Setup of run 1:
Design subbytes, start of the top module:
module subbytes#(
    parameter SBOX_WIDTH = 8,
    parameter SBOX_DEPTH = 256,
    parameter DATA_WIDTH = 16
)(
    input clk,
    input reset_n,
    input sbox_valid, 
    input [SBOX_WIDTH-1:0] sbox_out,
    input tvalid,
    input [DATA_WIDTH-1:0] in,       
    output reg valid,
    output reg [DATA_WIDTH-1:0] out       
);
Size: roughly 5800 cells after synthesis, roughly 2100 flip-flops, ~45 I/O pins, roughly 98000 µm² of cells after synthesis.
clock: 3.61 ns
lec_check: 0
cap_margin: 20
core_margin: 2
core_utilization: 70
setup_slack_margin: 1.01
slew_margin: 20
run.sh (not shown) runs the stock make flow with config.mk's settings and CLKGATE_MAP_FILE=.
Per the final summary, run 1 finished and its layout is clean on timing, DRC and antenna.
#### Input delta (run 2 over run 1)
--- a/flow/config.mk
+++ b/flow/config.mk
@@ -6,7 +6,17 @@
 export NUM_CORES = 4
 export LEC_CHECK = 0
-export CAP_MARGIN = 20
+export ABC_AREA = 1
+export CAP_MARGIN = 25
+export CELL_PAD_IN_SITES_GLOBAL_PLACEMENT = 0
+export CORE_ASPECT_RATIO = 0.8
 export CORE_MARGIN = 2
-export CORE_UTILIZATION = 70
-export SETUP_SLACK_MARGIN = 1.01
-export SLEW_MARGIN = 20
+export CORE_UTILIZATION = 72
+export CTS_CLUSTER_DIAMETER = 331
+export CTS_CLUSTER_SIZE = 14
+export GPL_ROUTABILITY_DRIVEN = 0
+export GPL_TIMING_DRIVEN = 1
+export MAX_ROUTING_LAYER = met5
+export MIN_ROUTING_LAYER = met1
+export PLACE_DENSITY_LB_ADDON = 0.06
+export SETUP_SLACK_MARGIN = 0.45
+export SLEW_MARGIN = 35
==> flow/constraint.sdc <==
create_clock -name core_clock -period 3.24 [get_ports {clk}]
set_input_delay 0.6480 -clock core_clock [delete_from_list [all_inputs] [get_ports {clk}]]
set_output_delay 0.6480 -clock core_clock [all_outputs]
set_load 0.01 [all_outputs]
[summary]
Run 2 did not stop at any stage, and its layout met the timing, design-rule and antenna checks.
The final reports for run 2 and run 1 show portion of total power attributed to the clock network lower in the former.
On power, run 2 tracks run 1 almost exactly.
When the final numbers for run 2 and run 1 were put side by side, the total number of cells along the worst setup path turned out to be greater in run 2.
What run 1 reported for aggregate routed wire length has to be multiplied by 1.11 to get the figure for run 2.
Run 1 has higher internal power consumption than run 2.
Higher final setup slack of the worst path goes to run 1 over run 2.
As of run 2, sum of met3 wire segment lengths after detailed routing had risen by more than a quarter compared to run 1.
Input changes introduced in run 3 (baseline for comparison: run 2):
--- a/flow/config.mk
+++ b/flow/config.mk
@@ -6,5 +6,4 @@
 export NUM_CORES = 4
 export LEC_CHECK = 0
-export ABC_AREA = 1
 export CAP_MARGIN = 25
 export CELL_PAD_IN_SITES_GLOBAL_PLACEMENT = 0
@@ -12,7 +11,5 @@
 export CORE_MARGIN = 2
 export CORE_UTILIZATION = 72
-export CTS_CLUSTER_DIAMETER = 331
 export CTS_CLUSTER_SIZE = 14
-export GPL_ROUTABILITY_DRIVEN = 0
 export GPL_TIMING_DRIVEN = 1
 export MAX_ROUTING_LAYER = met5
[summary]
Sequential cell area fraction in the yosys report, run 2 and run 3: lower on run 2
A launching element of the worst setup path of in[8] is what run 2 shows, while sbox_ready$_DFFE_PN0P_ belongs to run 3.
Going from run 2 to run 3, multiplexer share of the synthesized area rose by 23 points, setup slack now smaller.
Global-route usage over all layers in run 3 is 1.1 points lower than in run 2
Run comparison: run 2 critical setup path kind input pin to flip-flop; run 3 critical setup path kind flip-flop to flip-flop
Upper clock frequency limit (run 2 / run 3): 1.07
Setup changes, run 3 to run 4
==> flow/config.mk <==
export PLATFORM = sky130hd
export DESIGN_NAME = subbytes
export DESIGN_NICKNAME = subbytes
export VERILOG_FILES = /design/flow/design.v
export SDC_FILE = /design/flow/constraint.sdc
export NUM_CORES = 4
export LEC_CHECK = 0
export ABC_AREA = 1
export CAP_MARGIN = 20
export CORE_MARGIN = 2
export CORE_UTILIZATION = 62
export CTS_CLUSTER_DIAMETER = 346
export PLACE_DENSITY = 0.4
export SLEW_MARGIN = 20
==> flow/constraint.sdc <==
create_clock -name core_clock -period 5.29 [get_ports {clk}]
set_input_delay 1.0580 -clock core_clock [delete_from_list [all_inputs] [get_ports {clk}]]
set_output_delay 1.0580 -clock core_clock [all_outputs]
set_load 0.01 [all_outputs]
==> results <==
Going from run 3 to run 4, share of the yosys chip area belonging to registers lower; sequential power lower.
Part of the power in registers, run 4 and run 3: lower on run 4
As of run 4, total power had fallen by more than a quarter compared to run 3.
Relative to run 3, non-clock buffer count has decreased by 927 in run 4.

The RTL this note starts from:
==> flow/design.v <==
module subbytes#(
    parameter SBOX_WIDTH = 8,
    parameter SBOX_DEPTH = 256,
    parameter DATA_WIDTH = 16
)(
    input clk,
    input reset_n,
    input sbox_valid, 
    input [SBOX_WIDTH-1:0] sbox_out,
    input tvalid,
    input [DATA_WIDTH-1:0] in,       
    output reg valid,
    output reg [DATA_WIDTH-1:0] out       
);
    localparam NUM_BYTES = DATA_WIDTH / 8;
    reg [7:0] index;
    reg sbox_ready;
    reg [7:0] sbox_slice [0:NUM_BYTES-1][0:255];
    integer i;
    genvar g;
    always @(posedge clk or negedge reset_n) begin
        if (!reset_n) begin
            index <= 0;
            sbox_ready <= 0;
        end else if (sbox_valid && !sbox_ready) begin
            index <= index + 1;
            if (index == SBOX_DEPTH - 1) sbox_ready <= 1;
        end
    end
    generate
        for (g = 0; g < NUM_BYTES; g = g + 1) begin : MEM_WRITE
            always @(posedge clk) begin
                if (sbox_valid && !sbox_ready) begin
                    sbox_slice[g][index] <= sbox_out;
                end
            end
        end
    endgenerate
    wire [7:0] ram_read_data [0:NUM_BYTES-1];
    generate
        for (g = 0; g < NUM_BYTES; g = g + 1) begin : MEM_ASYNC_READ
            assign ram_read_data[g] = sbox_slice[g][in[g*8 +: 8]];
        end
    endgenerate
    always @(posedge clk or negedge reset_n) begin
        if (!reset_n) begin
            valid <= 0;
            out <= 0;
        end else begin
            if (tvalid && sbox_ready) valid <= 1;
            else valid <= 0;
            if (tvalid && sbox_ready) begin
                for (i = 0; i < NUM_BYTES; i = i + 1) begin
                    out[i*8 +: 8] <= ram_read_data[i];
                end
            end
        end
    end
endmodule
Settings: LEC_CHECK=0, CAP_MARGIN=20, CORE_MARGIN=2, CORE_UTILIZATION=72, PLACE_DENSITY=0.6, SETUP_SLACK_MARGIN=0.37, SLEW_MARGIN=20; clock period 3.25 ns.
Then changed:
- CORE_UTILIZATION: 72 -> 45
- SETUP_SLACK_MARGIN: 0.37 -> unset
- clock period: 3.25 -> 5.84 ns (I/O delays scaled with it)
Via count falls by 12%.
Area after synthesis does not change.
Clock skew rises by 8.5 ps.
Setup slack improved by 1300 ps.
Then changed:
- CORE_UTILIZATION: 45 -> 61
- clock period: 5.84 -> 4.13 ns (I/O delays scaled with it)
The changed run ran to the end with no violations.
Design area rose slightly.
Via count rose by a few percent.
Setup slack is worse by 970 ps.
Core utilization rose by 19 points.
Cell count fell by a few percent.
Sequential power rose by well over a third.
Combinational power rose by well over a third.
Wire length fell slightly.
Power rose by well over a third.
Then changed:
- CAP_MARGIN: 20 -> 25
- CELL_PAD_IN_SITES_GLOBAL_PLACEMENT: unset -> 0
- CORE_ASPECT_RATIO: unset -> 0.8
- CORE_MARGIN: 2 -> 6
- CORE_UTILIZATION: 61 -> 70
- CTS_CLUSTER_SIZE: unset -> 14
- GPL_TIMING_DRIVEN: unset -> 1
- MAX_ROUTING_LAYER: unset -> met5
- MIN_ROUTING_LAYER: unset -> met1
- PLACE_DENSITY: 0.6 -> unset
- PLACE_DENSITY_LB_ADDON: unset -> 0.06
- SETUP_SLACK_MARGIN: unset -> 0.45
- SLEW_MARGIN: 20 -> 35
- clock period: 4.13 -> 3.32 ns (I/O delays scaled with it)
The changed run completed without violations.
Critical path depth goes down by 3.
Design area came out higher by 2.8%.
Combinational power goes up by 36%.
Non-clock buffer count is higher by 395.
Setup slack is worse by 220 ps.
Via count climbs by 8.8%.
Total power is higher by 25%.
Core utilization rose by 13 points.
Die size falls by 9.0%.

Starts from the design.v that is shown in full above.
clock: 3.39 ns
lec_check: 0
cap_margin: 20
core_margin: 2
core_utilization: 72
place_density_lb_addon: 0.0
setup_slack_margin: 1.01
slew_margin: 20
Then changed:
Settings changed: CTS_CLUSTER_SIZE set to 13, PLACE_DENSITY_LB_ADDON 0.0 to 0.03, SETUP_SLACK_MARGIN 1.01 to 0.45.
Clock period 3.39 ns to 3.24 ns, I/O delays scaled along.
After rerunning: Routed wire length falls slightly. Clock-buffer cell count came out lower by 4. Power is higher by a few percent. Cell count is higher slightly. Setup slack degrades by 460 ps. Utilization came out lower by 1.5 points. Cell area is lower slightly. First-iteration DRC count goes down by a few percent.
Then changed:
Settings changed: CORE_UTILIZATION 72 to 15, CTS_CLUSTER_SIZE 13 to not set, PLACE_DENSITY set to 0.6, PLACE_DENSITY_LB_ADDON 0.03 to not set, SETUP_SLACK_MARGIN 0.45 to not set.
Clock period 3.24 ns to 5.84 ns, I/O delays scaled along.
=> The new run completed with no timing, DRC or antenna violations. Sequential cell count does not change. Global-route usage came out lower by 41 points. Cell area rose by 1.3%. Hold slack got worse by 18 ps. Worst setup slack improved by 1000 ps. Power shrinks by 44%. Register-to-register slack gains 1500 ps. Cell count is higher by 70%. Synthesized area stays the same.
No activity file was given, so power comes from the tool's default toggle rates.
